==> job 5720 <==
==> flow/design.v <==
`timescale 1ns / 1ps
module stages_rotation #(parameter data_width=16,angle_width=16,cordic_steps=16,stage_number=1)(
    input clk,
    input nreset,
    input enable,
    input signed [data_width-1:0] x_vec_in,
    input signed [data_width-1:0] y_vec_in,
    input signed [angle_width-1:0]angle_in,
    input signed [angle_width-1:0]target_angle,
    output signed [data_width-1:0] x_vec_out,
    output signed [data_width-1:0] y_vec_out,
    output reg signed [angle_width-1:0]angle_out,
    output reg signed [angle_width-1:0]target_angle_out,
    output reg done
    );
    wire signed [angle_width-1:0] atan [cordic_steps-1:0];
    assign atan[0] = 20'h02000; 
    assign atan[1] = 20'h012E4;
    assign atan[2] = 20'h009FB;
    assign atan[3] = 20'h00511;
    assign atan[4] = 20'h0028B;
    assign atan[5] = 20'h00145;
    assign atan[6] = 20'h000A2;
    assign atan[7] = 20'h00051;
    assign atan[8] = 20'h00028;
    assign atan[9] = 20'h00014;
    assign atan[10] = 20'h0000A;
    assign atan[11] = 20'h00005;
    assign atan[12] = 20'h00002;
    assign atan[13] = 20'h00001;
    assign atan[14] = 20'h00000;
    assign atan[15] = 20'h00000;
    reg signed [data_width-1:0]x_temp_out,y_temp_out;
    assign x_vec_out = x_temp_out;
    assign y_vec_out = y_temp_out;
    always @(posedge clk) begin
        if (~nreset) begin
            x_temp_out <= $signed({data_width{1'b0}});
            y_temp_out <= $signed({data_width{1'b0}});
				angle_out <= 0;
            done <= 1'b0;
        end
        else begin
            if (enable) begin
                if ($signed(target_angle) <= $signed(angle_in)) begin
                    x_temp_out <= x_vec_in + (y_vec_in>>>(stage_number-1));
                    y_temp_out <= y_vec_in - (x_vec_in>>>(stage_number-1));
                    angle_out <= angle_in - atan[stage_number-1];
                end
                else begin
                    x_temp_out <= x_vec_in - (y_vec_in>>>(stage_number-1));
                    y_temp_out <= y_vec_in + (x_vec_in>>>(stage_number-1));
                    angle_out <= angle_in + atan[(stage_number-1)];
                end
                target_angle_out <= target_angle;
                done <= 1'b1;
            end
            else begin
                x_temp_out <= $signed({data_width{1'b0}});
                y_temp_out <= $signed({data_width{1'b0}});
					 angle_out <= 0;
                done <= 1'b0;
            end
        end
    end
endmodule
`timescale 1ns / 1ps
module cordic_rotation_top#(parameter data_width=16,cordic_steps=16,angle_width=20)(
    input clk,
    input nreset,
    input enable,
    input signed [data_width-1:0] x_vec_in,
    input signed [data_width-1:0] y_vec_in,
    input [angle_width-1:0] target_angle,
    output wire signed  [data_width-1:0] x_vec_out,
    output wire signed  [data_width-1:0] y_vec_out,
    output reg done
    );
    wire signed [data_width-1:0] x [0:cordic_steps-1];
    wire signed [data_width-1:0] y [0:cordic_steps-1];
    wire signed [angle_width-1:0] angle_stages [0:cordic_steps-1];
    wire [1:cordic_steps] status;
	 reg signed [data_width-1+16:0] temp_x_vec_out,temp_y_vec_out;
	 wire done_last_stage;
	 reg signed [data_width-1:0] temp_x_vec_in,temp_y_vec_in;
	 reg [angle_width-1:0]temp_t_ang;
	 wire signed [angle_width-1:0] temp_target_angle [0:cordic_steps-1];
	 reg temp_enable;
	 always @(posedge clk) begin
		if(~nreset) begin
			temp_x_vec_in <= {data_width{1'b0}};
			temp_y_vec_in <= {data_width{1'b0}};
			temp_t_ang <= {angle_width{1'b0}};
			temp_enable <= 1'b0;
		end
		else begin
			if (enable) begin
				temp_enable <= 1'b1;				
				if ($signed(target_angle)>=$signed(20'h04000)) begin
				    if ($signed(target_angle)>=$signed(20'h08000)) begin
				        if ($signed(target_angle)>=$signed(20'h0C000)) begin
				            temp_x_vec_in <= x_vec_in;
                            temp_y_vec_in <= y_vec_in;
                            temp_t_ang <= $signed(target_angle) - $signed(20'h10000);
   				        end
				        else begin
				            temp_x_vec_in <= -x_vec_in;
                            temp_y_vec_in <= -y_vec_in;
                            temp_t_ang <= $signed(target_angle) - $signed(20'h08000);
				        end
				    end
				    else begin
                        temp_x_vec_in <= -x_vec_in;
                        temp_y_vec_in <= -y_vec_in;
                        temp_t_ang <= $signed(target_angle) - $signed(20'h08000);
  				    end
				end
                else if ($signed(target_angle)<=$signed(-20'h04000)) begin
                    if ($signed(target_angle)<=$signed(-20'h08000)) begin
                        if ($signed(target_angle)<=$signed(-20'h0C000)) begin
				            temp_x_vec_in <= x_vec_in;
                            temp_y_vec_in <= y_vec_in;
                            temp_t_ang <= $signed(target_angle) + $signed(20'h10000);
                        end
                        else begin
				            temp_x_vec_in <= -x_vec_in;
                            temp_y_vec_in <= -y_vec_in;
                            temp_t_ang <= $signed(target_angle) + $signed(20'h08000);
                        end
                    end
                    else begin
                        temp_x_vec_in <= -x_vec_in;
                        temp_y_vec_in <= -y_vec_in;
                        temp_t_ang <= $signed(target_angle) + $signed(20'h08000);
                    end
                end
				else begin
					temp_x_vec_in <= x_vec_in;
					temp_y_vec_in <= y_vec_in;
					temp_t_ang <= $signed(target_angle);
				end
			end
			else begin
				temp_enable <= 1'b0;
				temp_x_vec_in <= {data_width{1'b0}};
				temp_y_vec_in <= {data_width{1'b0}};
				temp_t_ang <= {angle_width{1'b0}};
			end
		end
	 end
    assign status[1] = temp_enable;
    assign x[0] = temp_x_vec_in;
    assign y[0] = temp_y_vec_in;
    assign angle_stages[0] = {angle_width{1'b0}};
    assign temp_target_angle[0] = temp_t_ang;
    genvar i;
    generate
        for (i=1;i<cordic_steps-1;i=i+1) begin:gen_rotation
            stages_rotation #(
                .data_width(data_width),
                .angle_width(angle_width),
                .cordic_steps(cordic_steps),
                .stage_number(i)
                )
            first(
                .clk(clk),
                .nreset(nreset),
                .enable(status[i]),
                .x_vec_in(x[i-1]),
                .y_vec_in(y[i-1]),
                .angle_in(angle_stages[i-1]),
                .target_angle(temp_target_angle[i-1]),
                .x_vec_out(x[i]),
                .y_vec_out(y[i]),
                .angle_out(angle_stages[i]),
                .target_angle_out(temp_target_angle[i]),
                .done(status[i+1])
                );
        end
    endgenerate
    stages_rotation #(
        .data_width(data_width),
        .angle_width(angle_width),
        .cordic_steps(cordic_steps),
        .stage_number(cordic_steps-1)
        )
    last(
        .clk(clk),
        .nreset(nreset),
        .enable(status[cordic_steps-1]),
        .x_vec_in(x[cordic_steps-2]),
        .y_vec_in(y[cordic_steps-2]),
        .angle_in(angle_stages[cordic_steps-2]),
        .target_angle(temp_target_angle[cordic_steps-2]),
        .x_vec_out(x[cordic_steps-1]),
        .y_vec_out(y[cordic_steps-1]),
        .angle_out(angle_stages[cordic_steps-1]),
        .target_angle_out(temp_target_angle[cordic_steps-1]),
        .done(done_last_stage)
        );
    reg counter;
	assign x_vec_out = temp_x_vec_out[data_width+7:8];
	assign y_vec_out = temp_y_vec_out[data_width+7:8];
	 always @(posedge clk) begin
        if (~nreset) begin
            done <= 1'b0;
        end
        else begin
            done <= done_last_stage;
            if (done_last_stage) begin
                    temp_x_vec_out <= $signed(x[cordic_steps-1])*$signed(16'b0000000010011011);
                    temp_y_vec_out <= $signed(y[cordic_steps-1])*$signed(16'b0000000010011011);
            end
        end
    end
endmodule
==> flow/run.sh <==
#!/bin/bash
# the make line also repeats each setting of config.mk as NAME=value (left out here)
make -C /OpenROAD-flow-scripts/flow DESIGN_CONFIG=/design/flow/config.mk WORK_HOME=/design/flow/orfs CLKGATE_MAP_FILE= finish
==> flow/config.mk <==
export PLATFORM = sky130hd
export DESIGN_NAME = cordic_rotation_top
export DESIGN_NICKNAME = cordic_rotation_top
export VERILOG_FILES = /design/flow/design.v
export SDC_FILE = /design/flow/constraint.sdc
export NUM_CORES = 4
export LEC_CHECK = 0
export CAP_MARGIN = 20
export CORE_MARGIN = 2
export CORE_UTILIZATION = 72
export PLACE_DENSITY = 0.63
export SLEW_MARGIN = 20
==> flow/constraint.sdc <==
create_clock -name core_clock -period 4.42 [get_ports {clk}]
set_input_delay 0.8840 -clock core_clock [delete_from_list [all_inputs] [get_ports {clk}]]
set_output_delay 0.8840 -clock core_clock [all_outputs]
set_load 0.01 [all_outputs]
==> inputs of job 4276, as changes to job 5720 <==
--- a/flow/config.mk
+++ b/flow/config.mk
@@ -8,5 +8,7 @@
 export CAP_MARGIN = 20
 export CORE_MARGIN = 2
 export CORE_UTILIZATION = 72
-export PLACE_DENSITY = 0.63
+export CTS_CLUSTER_DIAMETER = 376
+export PLACE_DENSITY = 0.6
 export SLEW_MARGIN = 20
+export TNS_END_PERCENT = 5
==> flow/constraint.sdc (replaced) <==
create_clock -name core_clock -period 5.07 [get_ports {clk}]
set_input_delay 1.0140 -clock core_clock [delete_from_list [all_inputs] [get_ports {clk}]]
set_output_delay 1.0140 -clock core_clock [all_outputs]
set_load 0.01 [all_outputs]
==> inputs of job 2655, as changes to job 5720 <==
--- a/flow/config.mk
+++ b/flow/config.mk
@@ -6,7 +6,9 @@
 export NUM_CORES = 4
 export LEC_CHECK = 0
 export CAP_MARGIN = 20
+export CORE_ASPECT_RATIO = 0.68
 export CORE_MARGIN = 2
-export CORE_UTILIZATION = 72
-export PLACE_DENSITY = 0.63
+export CORE_UTILIZATION = 40
+export GPL_TIMING_DRIVEN = 0
+export MAX_ROUTING_LAYER = met4
 export SLEW_MARGIN = 20
==> flow/constraint.sdc (replaced) <==
create_clock -name core_clock -period 6.0 [get_ports {clk}]
set_input_delay 1.2000 -clock core_clock [delete_from_list [all_inputs] [get_ports {clk}]]
set_output_delay 1.2000 -clock core_clock [all_outputs]
set_load 0.01 [all_outputs]
==> inputs of job 6593, as changes to job 5720 <==
==> flow/config.mk (replaced) <==
export PLATFORM = sky130hd
export DESIGN_NAME = cordic_rotation_top
export DESIGN_NICKNAME = cordic_rotation_top
export VERILOG_FILES = /design/flow/design.v
export SDC_FILE = /design/flow/constraint.sdc
export NUM_CORES = 4
export LEC_CHECK = 0
export CAP_MARGIN = 25
export CORE_MARGIN = 2
export CORE_UTILIZATION = 70
export CTS_CLUSTER_SIZE = 21
export GPL_TIMING_DRIVEN = 1
export HOLD_SLACK_MARGIN = -0.0
export MAX_ROUTING_LAYER = met5
export MIN_ROUTING_LAYER = met1
export PLACE_DENSITY_LB_ADDON = 0.11
export SLEW_MARGIN = 35
export TNS_END_PERCENT = 30
==> flow/constraint.sdc (replaced) <==
create_clock -name core_clock -period 5.94 [get_ports {clk}]
set_input_delay 1.1880 -clock core_clock [delete_from_list [all_inputs] [get_ports {clk}]]
set_output_delay 1.1880 -clock core_clock [all_outputs]
set_load 0.01 [all_outputs]
==> comparison table <==
Placement-stage cell area: job 4276 79700 um2; job 2655 77800 um2; job 6593 76300 um2; job 5720 85700 um2
Result of the run: job 4276 complete, but fails checks; job 2655 no timing/DRC/antenna violations; job 6593 no timing/DRC/antenna violations; job 5720 stopped before the end
Stage where the flow stopped: job 4276 -; job 2655 -; job 6593 -; job 5720 global routing (5_1_grt)
Layout check failures: job 4276 negative setup slack; job 2655 -; job 6593 -; job 5720 -
Die outline width: job 4276 324 um; job 2655 525 um; job 6593 329 um; job 5720 324 um
Slowest cell on the critical path: job 4276 o41ai_4; job 2655 edfxtp_1; job 6593 edfxtp_1; job 5720 -
Number of design rule violations left after detail routing: job 4276 0; job 2655 0; job 6593 0; job 5720 -
Peak VDD IR: job 4276 327 uV; job 2655 221 uV; job 6593 252 uV; job 5720 -
Setup slack of the critical path after layout: job 4276 -0.388 ns; job 2655 0.210 ns; job 6593 0.303 ns; job 5720 -
Kind of capture point of the worst setup path: job 4276 flip-flop; job 2655 flip-flop; job 6593 flip-flop; job 5720 -
Clock insertion delay at the later pin of the skew report: job 4276 0.72 ns; job 2655 0.77 ns; job 6593 0.70 ns; job 5720 -
Worst hold start: job 4276 temp_t_ang[3]$_SDFF_PN0_; job 2655 temp_t_ang[19]$_SDFF_PN0_; job 6593 temp_t_ang[11]$_SDFF_PN0_; job 5720 -
Post-CTS clock slew at the launch and capture registers of the worst setup and hold paths: job 4276 0.06 ns; job 2655 0.07 ns; job 6593 0.06 ns; job 5720 -
Highest metal layer with signal wires: job 4276 met5; job 2655 met4; job 6593 met4; job 5720 -
Post_cts resized: job 4276 178; job 2655 87; job 6593 0; job 5720 825
Relative contribution of the clock network to total power: job 4276 46.3%; job 2655 44.4%; job 6593 45.3%; job 5720 -
Met3 layer wire length in the routed design: job 4276 12400 um; job 2655 19100 um; job 6593 8360 um; job 5720 -
Sequential cell area share: job 4276 29.2%; job 2655 30.6%; job 6593 31.4%; job 5720 -
Routed Wire Length: job 4276 198000 um; job 2655 211000 um; job 6593 172000 um; job 5720 -
Power figures rest on the tool's default switching activity, not on a simulated workload.
